==> inputs of run a <==
==> flow/design.v (excerpt) <==
module arbiter_puf #(parameter challenge_size = 8, response_width = 24)
					(input logic [challenge_size-1 : 0] challenge,
					input logic clk, reset,
					output logic [response_width-1 : 0] response);
logic [challenge_size-1 : 0] out_lfsr;
logic [31:0] out_muxchain;
logic temp_out_mux1, temp_out_mux2;
logic out_mux1, out_mux2, en;
logic [7:0] count;
logic temp_comp;
logic [response_width-1 : 0] temp_response;
lfsr #(challenge_size) lfsr1(.clk(clk), .en_lfsr(en), .reset(reset), .in_lfsr(challenge), .out_lfsr(out_lfsr));
logic [7:0] out_chain0, out_chain1;
chain c0 (.in(en), .clk(clk), .reset(reset), .challenge(out_lfsr), .out_chain(out_chain0));
chain c1 (.in(en), .clk(clk), .reset(reset), .challenge(out_lfsr), .out_chain(out_chain1));
assign out_muxchain[7:0] = out_chain0;
assign out_muxchain[15:8] = out_chain1;
assign out_muxchain[31:16] = '0;
  ...
clock: 2.15 ns
lec_check: 0
cap_margin: 15
cell_pad_in_sites_detail_placement: 0
cell_pad_in_sites_global_placement: 0
core_margin: 2
core_utilization: 72
cts_cluster_size: 70
gpl_timing_driven: 1
hold_slack_margin: 0.08
max_routing_layer: met5
min_routing_layer: met1
place_density_lb_addon: 0.0
setup_slack_margin: 0.63
slew_margin: 40
run.sh (not shown) runs the stock make flow with config.mk's settings and CLKGATE_MAP_FILE=.
==> run b (differences from run a) <==
==> flow/config.mk (replaced) <==
export PLATFORM = sky130hd
export DESIGN_NAME = arbiter_puf
export DESIGN_NICKNAME = arbiter_puf
export VERILOG_FILES = /design/flow/design.v
export SDC_FILE = /design/flow/constraint.sdc
export NUM_CORES = 4
export LEC_CHECK = 0
export ABC_AREA = 1
export CAP_MARGIN = 35
export CELL_PAD_IN_SITES_DETAIL_PLACEMENT = 0
export CELL_PAD_IN_SITES_GLOBAL_PLACEMENT = 0
export CORE_MARGIN = 5
export CORE_UTILIZATION = 69
export CTS_CLUSTER_SIZE = 58
export GPL_TIMING_DRIVEN = 1
export MAX_ROUTING_LAYER = met5
export MIN_ROUTING_LAYER = met1
export SETUP_SLACK_MARGIN = -0.25
export SLEW_MARGIN = 20
==> flow/constraint.sdc (replaced) <==
create_clock -name core_clock -period 5.82 [get_ports {clk}]
set_input_delay 1.1640 -clock core_clock [delete_from_list [all_inputs] [get_ports {clk}]]
set_output_delay 1.1640 -clock core_clock [all_outputs]
set_load 0.01 [all_outputs]
==> run c (differences from run a) <==
==> flow/config.mk (replaced) <==
export PLATFORM = sky130hd
export DESIGN_NAME = arbiter_puf
export DESIGN_NICKNAME = arbiter_puf
export VERILOG_FILES = /design/flow/design.v
export SDC_FILE = /design/flow/constraint.sdc
export NUM_CORES = 4
export LEC_CHECK = 0
export ABC_AREA = 0
export CAP_MARGIN = 35
export CELL_PAD_IN_SITES_DETAIL_PLACEMENT = 0
export CELL_PAD_IN_SITES_GLOBAL_PLACEMENT = 0
export CORE_MARGIN = 2
export CORE_UTILIZATION = 72
export CTS_CLUSTER_SIZE = 58
export GPL_TIMING_DRIVEN = 1
export MAX_ROUTING_LAYER = met5
export MIN_ROUTING_LAYER = met1
export SLEW_MARGIN = 20
==> flow/constraint.sdc (replaced) <==
create_clock -name core_clock -period 5.07 [get_ports {clk}]
set_input_delay 1.0140 -clock core_clock [delete_from_list [all_inputs] [get_ports {clk}]]
set_output_delay 1.0140 -clock core_clock [all_outputs]
set_load 0.01 [all_outputs]
==> run d (differences from run a) <==
==> flow/config.mk (replaced) <==
export PLATFORM = sky130hd
export DESIGN_NAME = arbiter_puf
export DESIGN_NICKNAME = arbiter_puf
export VERILOG_FILES = /design/flow/design.v
export SDC_FILE = /design/flow/constraint.sdc
export NUM_CORES = 4
export LEC_CHECK = 0
export CAP_MARGIN = 0
export CORE_ASPECT_RATIO = 0.71
export CORE_MARGIN = 2
export CORE_UTILIZATION = 72
export CTS_CLUSTER_DIAMETER = 359
export CTS_CLUSTER_SIZE = 19
export PLACE_DENSITY_LB_ADDON = 0.0
export SETUP_SLACK_MARGIN = 0.62
export SLEW_MARGIN = 20
==> design notes <==
Summing over every cut layer, the via total after detailed routing is 93000. The run gives 0.115 W as the internal power consumption. The fraction of area in registers came out at 48.2%. The run gives 1.91 ns for the minimum clock period after layout. After routing the design area is 209000 um^2. Once the floorplan was initialized, standard cells occupied 72.3% of the core.

The logs give 34 for the post-synthesis cell type count and 15600 for the layout filler cell count. The capture point of the worst register-to-register path is recorded as c1.c3.d0.q. The vias per cell was 5.06; the gate count of the mapped netlist was 14200.

The commonest cells after synthesis are 7268 x sky130_fd_sc_hd__xnor2_1, 3760 x sky130_fd_sc_hd__dfstp_2, 2400 x sky130_fd_sc_hd__xor2_1. With the horizontal die size at 517 um, the compound-cell area share of the yosys netlist is 0.0468%. After detailed routing, the wire length on met1 is 143000 um.

The clock edge transition at the registers on the reported setup and hold paths works out to 0.06 ns. Leaving out filler cells and counting taps, the final layout contains 18400. Source of the worst hold timing path: challenge[0]. The run finished with no timing, DRC or antenna violations.

At floorplan, the net count of the design was reported as 14200.
[end of results for run a]
==> design notes <==
The synthesized netlist devotes 0.0468% of its cell area to compound gates. The fraction of area in registers is 48.6%. Summing over every cut layer, the via total after detailed routing is 91800. The worst register-to-register path ends at c0.c3.d0.q.

The layout has 15800 filler cells. Once layout is complete, the cells apart from fillers number 18200. In the CTS report, the clock slew at the register clock pins of the worst setup and hold paths is listed as 0.06 ns. In this run, distinct cell masters in the synthesized netlist total 34.

The synthesized netlist handed to floorplanning was reported with a cell count of 14200. The area of all placed cells without fillers was 207000 um^2. The tools report the source of the worst hold timing path as c0.c2.rng1.temp[232].

The run finished with no timing, DRC or antenna violations. The post-synth net total was 14200. The vias per cell was 5.05.
[end of results for run c]
==> design notes <==
Yosys reports that the most numerous cell types are 6530 x sky130_fd_sc_hd__xnor2_1, 3760 x sky130_fd_sc_hd__dfstp_2, 3138 x sky130_fd_sc_hd__xor2_1. The number of nets handed over by synthesis was 14500. The fraction of area in registers was 48.6%; the number of cells in the finished layout apart from fillers was 18500. After detailed routing, the wire length on met1 is 151000 um.

The post-synthesis cell type count is 29. From left edge to right edge, the die measures 535 um. Summing the areas of all compound-gate instances in the mapped netlist gives 0.616% of the synthesized area. In this run, the clock network consumes 48.3% of the power. Minimum clock period after layout: 2.97 ns. The flow ran to the end and the layout has no timing, DRC or antenna violations. With the layout filler cell count at 17900, the area of all placed cells without fillers is 208000 um^2. Starting density of the core: 69.4%. With the internal power consumption at 0.0429 W, the vias per cell is 5.03. The tools report the total number of multi-input combinational cells as 10100. For the gate count of the mapped netlist, the log shows 14500. The clock edge transition at the registers on the reported setup and hold paths was 0.06 ns.
[end of results for run b]
==> design notes <==
The final route contains 91000 vias. The starting density of the core is 72.5%, and the vias per cell is 5.10. The compound-cell area share of the yosys netlist is 0.0468%, and the met1 layer wirelength in the final routing is 160000 um.

Excluding fillers, the count of instances in the completed layout stands at 17800. For the area of all placed cells without fillers, the log shows 201000 um^2. The endpoint identified for the worst register-to-register timing path is c1.c6.d0.q. The flow ran to the end and the layout has no timing, DRC or antenna violations. Sorting the synthesized cells by how often they occur yields 7268 x sky130_fd_sc_hd__xnor2_1, 3760 x sky130_fd_sc_hd__dfstp_2, 2400 x sky130_fd_sc_hd__xor2_1.

The plain and repair buffers instantiated in the layout total 240. The gate count of the mapped netlist is 14200, and the post-synthesis cell type count is 34. Source of the worst hold timing path: challenge[5]. The internal power of the cells totals 0.0926 W. In this run the horizontal extent of the chip is 613 um.

The post-synth net total was 14200.
[end of results for run d]


==> v31 <==
Starting RTL as in the previous note.
## arbiter_puf
module arbiter_puf #(parameter challenge_size = 8, response_width = 24)
					(input logic [challenge_size-1 : 0] challenge,
					input logic clk, reset,
					output logic [response_width-1 : 0] response);
logic [challenge_size-1 : 0] out_lfsr;
logic [31:0] out_muxchain;
logic temp_out_mux1, temp_out_mux2;
logic out_mux1, out_mux2, en;
logic [7:0] count;
logic temp_comp;
logic [response_width-1 : 0] temp_response;
lfsr #(challenge_size) lfsr1(.clk(clk), .en_lfsr(en), .reset(reset), .in_lfsr(challenge), .out_lfsr(out_lfsr));
logic [7:0] out_chain0, out_chain1;
chain c0 (.in(en), .clk(clk), .reset(reset), .challenge(out_lfsr), .out_chain(out_chain0));
chain c1 (.in(en), .clk(clk), .reset(reset), .challenge(out_lfsr), .out_chain(out_chain1));
assign out_muxchain[7:0] = out_chain0;
assign out_muxchain[15:8] = out_chain1;
assign out_muxchain[31:16] = '0;
mux16_1 m3(.in0(out_muxchain[0]), .in1(out_muxchain[1]), .in2(out_muxchain[2]), .in3(out_muxchain[3]), .in4(out_muxchain[4]), .in5(out_muxchain[5]), .in6(out_muxchain[6]), .in7(out_muxchain[7]), .in8(out_muxchain[8]), .in9(out_muxchain[9]), .in10(out_muxchain[10]), .in11(out_muxchain[11]), .in12(out_muxchain[12]), .in13(out_muxchain[13]), .in14(out_muxchain[14]), .in15(out_muxchain[15]), .se(out_lfsr[3:0]), .out(temp_out_mux1)); 
  ...
clock: 5.22 ns
lec_check: 0
cap_margin: 40
cell_pad_in_sites_detail_placement: 0
cell_pad_in_sites_global_placement: 2
core_aspect_ratio: 1.83
core_margin: 5
core_utilization: 69
cts_cluster_diameter: 194
gpl_timing_driven: 0
max_routing_layer: met4
place_density: 0.58
setup_slack_margin: 1.43
slew_margin: 20
tns_end_percent: 45
==> v32: changes against v31 <==
Settings changed: CAP_MARGIN 40 to 20, CELL_PAD_IN_SITES_DETAIL_PLACEMENT 0 to 2, CELL_PAD_IN_SITES_GLOBAL_PLACEMENT 2 to 3, CORE_ASPECT_RATIO 1.83 to unset, CORE_UTILIZATION 69 to 40, CTS_CLUSTER_DIAMETER 194 to 297, GPL_TIMING_DRIVEN 0 to 1, MAX_ROUTING_LAYER met4 to unset, PLACE_DENSITY 0.58 to unset.
==> v10: changes against v31 <==
Settings changed: CAP_MARGIN 40 to 20, CELL_PAD_IN_SITES_DETAIL_PLACEMENT 0 to unset, CELL_PAD_IN_SITES_GLOBAL_PLACEMENT 2 to unset, CORE_ASPECT_RATIO 1.83 to unset, CORE_MARGIN 5 to 2, CORE_UTILIZATION 69 to 57, CTS_CLUSTER_DIAMETER 194 to unset, GPL_TIMING_DRIVEN 0 to unset, MAX_ROUTING_LAYER met4 to unset, PLACE_DENSITY 0.58 to unset, SETUP_SLACK_MARGIN 1.43 to unset, TNS_END_PERCENT 45 to unset.
==> flow/constraint.sdc (replaced) <==
create_clock -name core_clock -period 3.76 [get_ports {clk}]
set_input_delay 0.7520 -clock core_clock [delete_from_list [all_inputs] [get_ports {clk}]]
set_output_delay 0.7520 -clock core_clock [all_outputs]
set_load 0.01 [all_outputs]
==> results <==
Result of the run: v32 finished clean; v10 finished clean; v31 did not finish
Failing step: v32 -; v10 -; v31 global placement without I/O
Type of the setup path with the least slack: v32 reg2out; v10 reg2out; v31 -
Power density cells: v32 299.5 nW/um^2; v10 407.3 nW/um^2; v31 -
Fin nets: v32 14420; v10 14420; v31 -
Worst reg2reg setup slack: v32 2.49 ns; v10 1.32 ns; v31 -
Number of OpenROAD warnings: v32 47; v10 38; v31 -
CP Launch Type: v32 flop; v10 flop; v31 -
Clock Buffer Count: v32 725; v10 641; v31 -
Starting density of the core: v32 40.21%; v10 57.33%; v31 69.24%
Via count of the first global-routing pass: v32 111800; v10 101100; v31 -
Die W: v32 698.6 um; v10 580.8 um; v31 397.6 um
IO Port Bufs: v32 32; v10 32; v31 -
Final count of hold timing violations: v32 0; v10 0; v31 -
Global-route track usage on met2: v32 27.38%; v10 32.07%; v31 -
Fraction of the core area covered by cells at the end of the flow: v32 45.14%; v10 63.47%; v31 -
Reported clock group power: v32 32.8 mW; v10 42.5 mW; v31 -
First-pass GRT wire length: v32 638.6 mm; v10 547.5 mm; v31 -
Met3 track demand over resource: v32 1.810%; v10 2.044%; v31 -
Met3 wirelength from detailed routing: v32 9.052 mm; v10 6.633 mm; v31 -
Hpwl dp: v32 268.0 mm; v10 219.1 mm; v31 -
Internal power: v32 50.02 mW; v10 67.71 mW; v31 -
Clock tree from TritonCTS: v32 yes; v10 yes; v31 -
Routed wire length per instance: v32 18.30 um; v10 16.61 um; v31 -
Cts hold-fix bufs: v32 0; v10 1; v31 -
Number of rows in the core area: v32 252; v10 211; v31 260
DR vias: v32 94190; v10 90590; v31 -


==> branch harbor <==
arbiter_puf again, from the RTL that the note above started with.
Settings: LEC_CHECK=0, ABC_AREA=1, CAP_MARGIN=20, CORE_ASPECT_RATIO=1.36, CORE_MARGIN=2, CORE_UTILIZATION=72, CTS_CLUSTER_SIZE=99, SETUP_SLACK_MARGIN=-0.34, SLEW_MARGIN=20, TNS_END_PERCENT=15; clock period 3.47 ns.
==> branch indigo: changes against branch harbor <==
- ABC_AREA: 1 -> default
- CORE_ASPECT_RATIO: 1.36 -> default
- CTS_CLUSTER_DIAMETER: default -> 359
- CTS_CLUSTER_SIZE: 99 -> 19
- PLACE_DENSITY_LB_ADDON: default -> 0.0
- SETUP_SLACK_MARGIN: -0.34 -> 0.62
- TNS_END_PERCENT: 15 -> default
==> flow/constraint.sdc (replaced) <==
create_clock -name core_clock -period 2.15 [get_ports {clk}]
set_input_delay 0.4300 -clock core_clock [delete_from_list [all_inputs] [get_ports {clk}]]
set_output_delay 0.4300 -clock core_clock [all_outputs]
set_load 0.01 [all_outputs]
==> Changelog: implementation <==
### Changed

* First-pass GRT wire length at 532400 um
* DR WL/cell at 17.39 um
* Filler cells at 16812
* CP cell instances: buf_2
* Cell area leaders: dfstp_2, xnor2_1, xor2_1, dfrtp_1, clkbuf_1
* Pin count of the biggest net entering global routing at 106
* Seq group at 72800 uW
* Status: timing/DRC/antenna clean
* CTS Hold Bufs at 1
* Comb power at 2740 uW
* Clock group at 41800 uW
* Fp_density at 72.31%
* Critical-path top delay cell: dfrtp_1
-- figures above: branch indigo

==> Changelog: implementation <==
### Changed

* First-pass GRT wire length at 552400 um
* Critical-path top delay cell: clkdlybuf4s50_1
* Seq group at 45200 uW
* CP cell instances: clkdlybuf4s50_1
* Status: timing/DRC/antenna clean
* Cell area leaders: dfstp_2, xnor2_1, xor2_1, dfrtp_1, clkbuf_1
* Comb power at 1870 uW
* Fp_density at 72.17%
* Clock group at 40300 uW
* Pin count of the biggest net entering global routing at 126
* Filler cells at 16420
-- figures above: branch harbor



==> run E <==
arbiter_puf again, from the RTL that the note above started with.
==> flow/config.mk <==
export PLATFORM = sky130hd
export DESIGN_NAME = arbiter_puf
export DESIGN_NICKNAME = arbiter_puf
export VERILOG_FILES = /design/flow/design.v
export SDC_FILE = /design/flow/constraint.sdc
export NUM_CORES = 4
export LEC_CHECK = 0
export CAP_MARGIN = 20
export CORE_MARGIN = 2
export CORE_UTILIZATION = 72
export PLACE_DENSITY_LB_ADDON = 0.0
export SETUP_SLACK_MARGIN = 0.74
export SLEW_MARGIN = 20
==> flow/constraint.sdc <==
create_clock -name core_clock -period 2.58 [get_ports {clk}]
set_input_delay 0.5160 -clock core_clock [delete_from_list [all_inputs] [get_ports {clk}]]
set_output_delay 0.5160 -clock core_clock [all_outputs]
set_load 0.01 [all_outputs]
==> run B (differences from run E) <==
- CORE_UTILIZATION: 72 -> 65
- PLACE_DENSITY_LB_ADDON: 0.0 -> default
==> flow/constraint.sdc (replaced) <==
create_clock -name core_clock -period 4.4 [get_ports {clk}]
set_input_delay 0.8800 -clock core_clock [delete_from_list [all_inputs] [get_ports {clk}]]
set_output_delay 0.8800 -clock core_clock [all_outputs]
set_load 0.01 [all_outputs]
==> results <==
Sequential power: run E is larger than run B (70%).
Against run E, the clock skew of run B is lower by 0.0015 ns.
Against run B, the non-clock buffer count of run E is higher by 64.
Area after synthesis is the same in run E and run B.
Register-to-register slack: run B is higher than run E (1.3 ns).
Run B ran to the end with no violations. Run E completed without violations.
In run E the worst setup slack is worse than in run B, by 1.1 ns.
In sequential share of layout area, run B and run E hardly differ.
In run E the utilization is higher than in run B, by 7.8 points.
Power is estimated from default activity; no workload was simulated.
